Setup of the previous run:
==> flow/design.v <==
module timer_peripheral (
    input wire clk,
    input wire reset_n,
    input wire [15:0] addr,
    input wire [31:0] data_in,
    output reg [31:0] data_out,
    input wire write_enable,
    input wire read_enable,
    output reg interrupt,
    input wire interrupt_ack,
    output wire ready,
    output wire [7:0] timer_count
);
    reg [7:0] count_reg;
    reg [7:0] load_value;
    reg timer_enable;
    reg interrupt_enable;
    reg interrupt_flag;
    reg [15:0] prescaler;
    reg [15:0] prescaler_counter;
    localparam TIMER_COUNT_REG = 16'h0000;   
    localparam TIMER_LOAD_REG  = 16'h0004;   
    localparam TIMER_CTRL_REG  = 16'h0008;   
    localparam TIMER_CLEAR_REG = 16'h000C;   
    localparam TIMER_STATUS_REG = 16'h0010;  
    assign ready = 1'b1;
    assign timer_count = count_reg;
    always @(posedge clk or negedge reset_n) begin
        if (!reset_n) begin
            count_reg <= 8'h0F;            
            load_value <= 8'h0F;
            timer_enable <= 1'b1;          
            interrupt_enable <= 1'b1;      
            interrupt_flag <= 1'b0;
            prescaler <= 16'h00FF;         
            prescaler_counter <= 16'h0000;
            interrupt <= 1'b0;
            data_out <= 32'h00000000;
        end else begin
            if (timer_enable) begin
                if (prescaler_counter >= prescaler) begin
                    prescaler_counter <= 16'h0000;
                    if (count_reg == 8'h00) begin
                        interrupt_flag <= 1'b1;
                        if (interrupt_enable) begin
                            interrupt <= 1'b1;
                        end
                        count_reg <= load_value;  
                    end else begin
                        count_reg <= count_reg - 1'b1;
                    end
                end else begin
                    prescaler_counter <= prescaler_counter + 1'b1;
                end
            end
            if (interrupt_ack) begin
                interrupt <= 1'b0;
                interrupt_flag <= 1'b0;
            end
            if (read_enable) begin
                case (addr)
                    TIMER_COUNT_REG: begin
                        data_out <= {24'h000000, count_reg};
                    end
                    TIMER_LOAD_REG: begin
                        data_out <= {24'h000000, load_value};
                    end
                    TIMER_CTRL_REG: begin
                        data_out <= {30'h00000000, interrupt_enable, timer_enable};
                    end
                    TIMER_STATUS_REG: begin
                        data_out <= {31'h00000000, interrupt_flag};
                    end
                    default: begin
                        data_out <= 32'h00000000;
                    end
                endcase
            end else if (write_enable) begin
                case (addr)
                    TIMER_LOAD_REG: begin
                        load_value <= data_in[7:0];
                    end
                    TIMER_CTRL_REG: begin
                        timer_enable <= data_in[0];
                        interrupt_enable <= data_in[1];
                    end
                    TIMER_CLEAR_REG: begin
                        if (data_in[0]) begin
                            interrupt <= 1'b0;
                            interrupt_flag <= 1'b0;
                        end
                    end
                    default: begin
                    end
                endcase
                data_out <= 32'h00000000;
            end else begin
                data_out <= 32'h00000000;
            end
        end
    end
endmodule
module led_gpio_peripheral (
    input wire clk,
    input wire reset_n,
    input wire [15:0] addr,
    input wire [31:0] data_in,
    output reg [31:0] data_out,
    input wire write_enable,
    input wire read_enable,
    output reg [7:0] led_out,
    output wire ready
);
    reg [7:0] led_data_reg;
    reg [7:0] led_direction_reg;   
    reg [7:0] led_input_reg;       
    localparam LED_DATA_REG = 16'h0000;       
    localparam LED_DIR_REG  = 16'h0004;       
    localparam LED_INPUT_REG = 16'h0008;      
    assign ready = 1'b1;
    always @(posedge clk or negedge reset_n) begin
        if (!reset_n) begin
            led_data_reg <= 8'h00;
            led_direction_reg <= 8'hFF;     
            led_out <= 8'h00;
            data_out <= 32'h00000000;
            led_input_reg <= 8'h00;
        end else begin
            led_out <= led_data_reg & led_direction_reg;
            if (read_enable) begin
                case (addr)
                    LED_DATA_REG: begin
                        data_out <= {24'h000000, led_data_reg};
                    end
                    LED_DIR_REG: begin
                        data_out <= {24'h000000, led_direction_reg};
                    end
                    LED_INPUT_REG: begin
                        data_out <= {24'h000000, led_out};
                    end
                    default: begin
                        data_out <= 32'h00000000;
                    end
                endcase
            end else if (write_enable) begin
                case (addr)
                    LED_DATA_REG: begin
                        led_data_reg <= data_in[7:0];
                    end
                    LED_DIR_REG: begin
                        led_direction_reg <= data_in[7:0];
                    end
                    default: begin
                    end
                endcase
                data_out <= 32'h00000000;
            end else begin
                data_out <= 32'h00000000;
            end
        end
    end
endmodule
module memory_peripheral (
    input wire clk,
    input wire reset_n,
    input wire [15:0] addr,
    input wire [31:0] data_in,
    output reg [31:0] data_out,
    input wire write_enable,
    input wire read_enable,
    output wire ready
);
    reg [31:0] ram_memory [0:63];
    reg [5:0] ram_addr;
    integer i;   
    assign ready = 1'b1;
    always @(*) begin
        ram_addr = addr[7:2];   
    end
    always @(posedge clk or negedge reset_n) begin
        if (!reset_n) begin
            data_out <= 32'h00000000;
            for (i = 0; i < 64; i = i + 1) begin
                ram_memory[i] <= 32'h00000000;
            end
        end else begin
            if (write_enable) begin
                ram_memory[ram_addr] <= data_in;
                data_out <= 32'h00000000;   
            end else if (read_enable) begin
                data_out <= ram_memory[ram_addr];
            end else begin
                data_out <= 32'h00000000;
            end
        end
    end
    wire [31:0] mem_loc_0 = ram_memory[0];
    wire [31:0] mem_loc_1 = ram_memory[1];
    wire [31:0] mem_loc_2 = ram_memory[2];
    wire [31:0] mem_loc_3 = ram_memory[3];
endmodule
module soc_top (
    input wire clk,
    input wire reset_n,
    input wire [31:0] cpu_addr,
    input wire [31:0] cpu_data_out,
    input wire cpu_write_enable,
    input wire cpu_read_enable,
    input wire cpu_interrupt_ack,
    output wire [31:0] cpu_data_in,
    output wire [7:0] led_out,
    output wire timer_interrupt,
    output wire [7:0] timer_count,
    output wire [31:0] ram_data_out,
    output wire [7:0] ram_addr_debug
);
    wire timer_select;
    wire led_select;
    wire ram_select;
    wire [31:0] timer_data_out;
    wire timer_ready;
    wire [31:0] led_data_out;
    wire led_ready;
    wire [31:0] ram_data_out_int;
    wire ram_ready;
    assign timer_select = (cpu_addr[31:16] == 16'h4000);   
    assign led_select   = (cpu_addr[31:16] == 16'h4001);   
    assign ram_select   = (cpu_addr[31:16] == 16'h2000);   
    assign cpu_data_in = timer_select ? timer_data_out :
                        led_select   ? led_data_out :
                        ram_select   ? ram_data_out_int :
                        32'h00000000;
    timer_peripheral timer_inst (
        .clk(clk),
        .reset_n(reset_n),
        .addr(cpu_addr[15:0]),
        .data_in(cpu_data_out),
        .data_out(timer_data_out),
        .write_enable(cpu_write_enable & timer_select),
        .read_enable(cpu_read_enable & timer_select),
        .interrupt(timer_interrupt),
        .interrupt_ack(cpu_interrupt_ack),
        .ready(timer_ready),
        .timer_count(timer_count)
    );
    led_gpio_peripheral led_inst (
        .clk(clk),
        .reset_n(reset_n),
        .addr(cpu_addr[15:0]),
        .data_in(cpu_data_out),
        .data_out(led_data_out),
        .write_enable(cpu_write_enable & led_select),
        .read_enable(cpu_read_enable & led_select),
        .led_out(led_out),
        .ready(led_ready)
    );
    memory_peripheral ram_inst (
        .clk(clk),
        .reset_n(reset_n),
        .addr(cpu_addr[15:0]),
        .data_in(cpu_data_out),
        .data_out(ram_data_out_int),
        .write_enable(cpu_write_enable & ram_select),
        .read_enable(cpu_read_enable & ram_select),
        .ready(ram_ready)
    );
    assign ram_data_out = ram_data_out_int;
    assign ram_addr_debug = cpu_addr[7:0];
endmodule
clock: 4.06 ns
lec_check: 0
cap_margin: 20
core_margin: 2
core_utilization: 72
cts_cluster_diameter: 30
cts_cluster_size: 37
place_density: 0.65
setup_slack_margin: 1.17
slew_margin: 20
tns_end_percent: 5
run.sh (not shown) runs the stock make flow with config.mk's settings and CLKGATE_MAP_FILE=.
The previous run: flow completed, timing, DRC and antenna clean
The following lists how the current run was set up differently from the previous run:
- SETUP_SLACK_MARGIN: 1.17 -> unset
- PLACE_DENSITY: 0.65 -> unset
- CORE_UTILIZATION: 72 -> 64
- CTS_CLUSTER_DIAMETER: 30 -> unset
- TNS_END_PERCENT: 5 -> unset
- CTS_CLUSTER_SIZE: 37 -> unset
- the clock period (ns, I/O delays scaled along): 4.06 -> 5.41
Findings:
- Measured against the previous run, the final non-filler cell total of the current run comes out at 0.943 times the reference value.
- From the previous run to the current run the numbers moved as follows: final tally of hold violations has remained practically unchanged; critical path depth has decreased.
- The current run reports a lower area added between synthesis and finish than the previous run does.
- Compared with the previous run, the current run shows HPWL reported at the end of detailed placement that has gone down by a few percent.
- Run comparison: the previous run end of the critical path cpu_data_in[17]; the current run end of the critical path cpu_data_in[5]
- Side by side, core utilization at floorplan turned out lower in the current run than in the previous run.
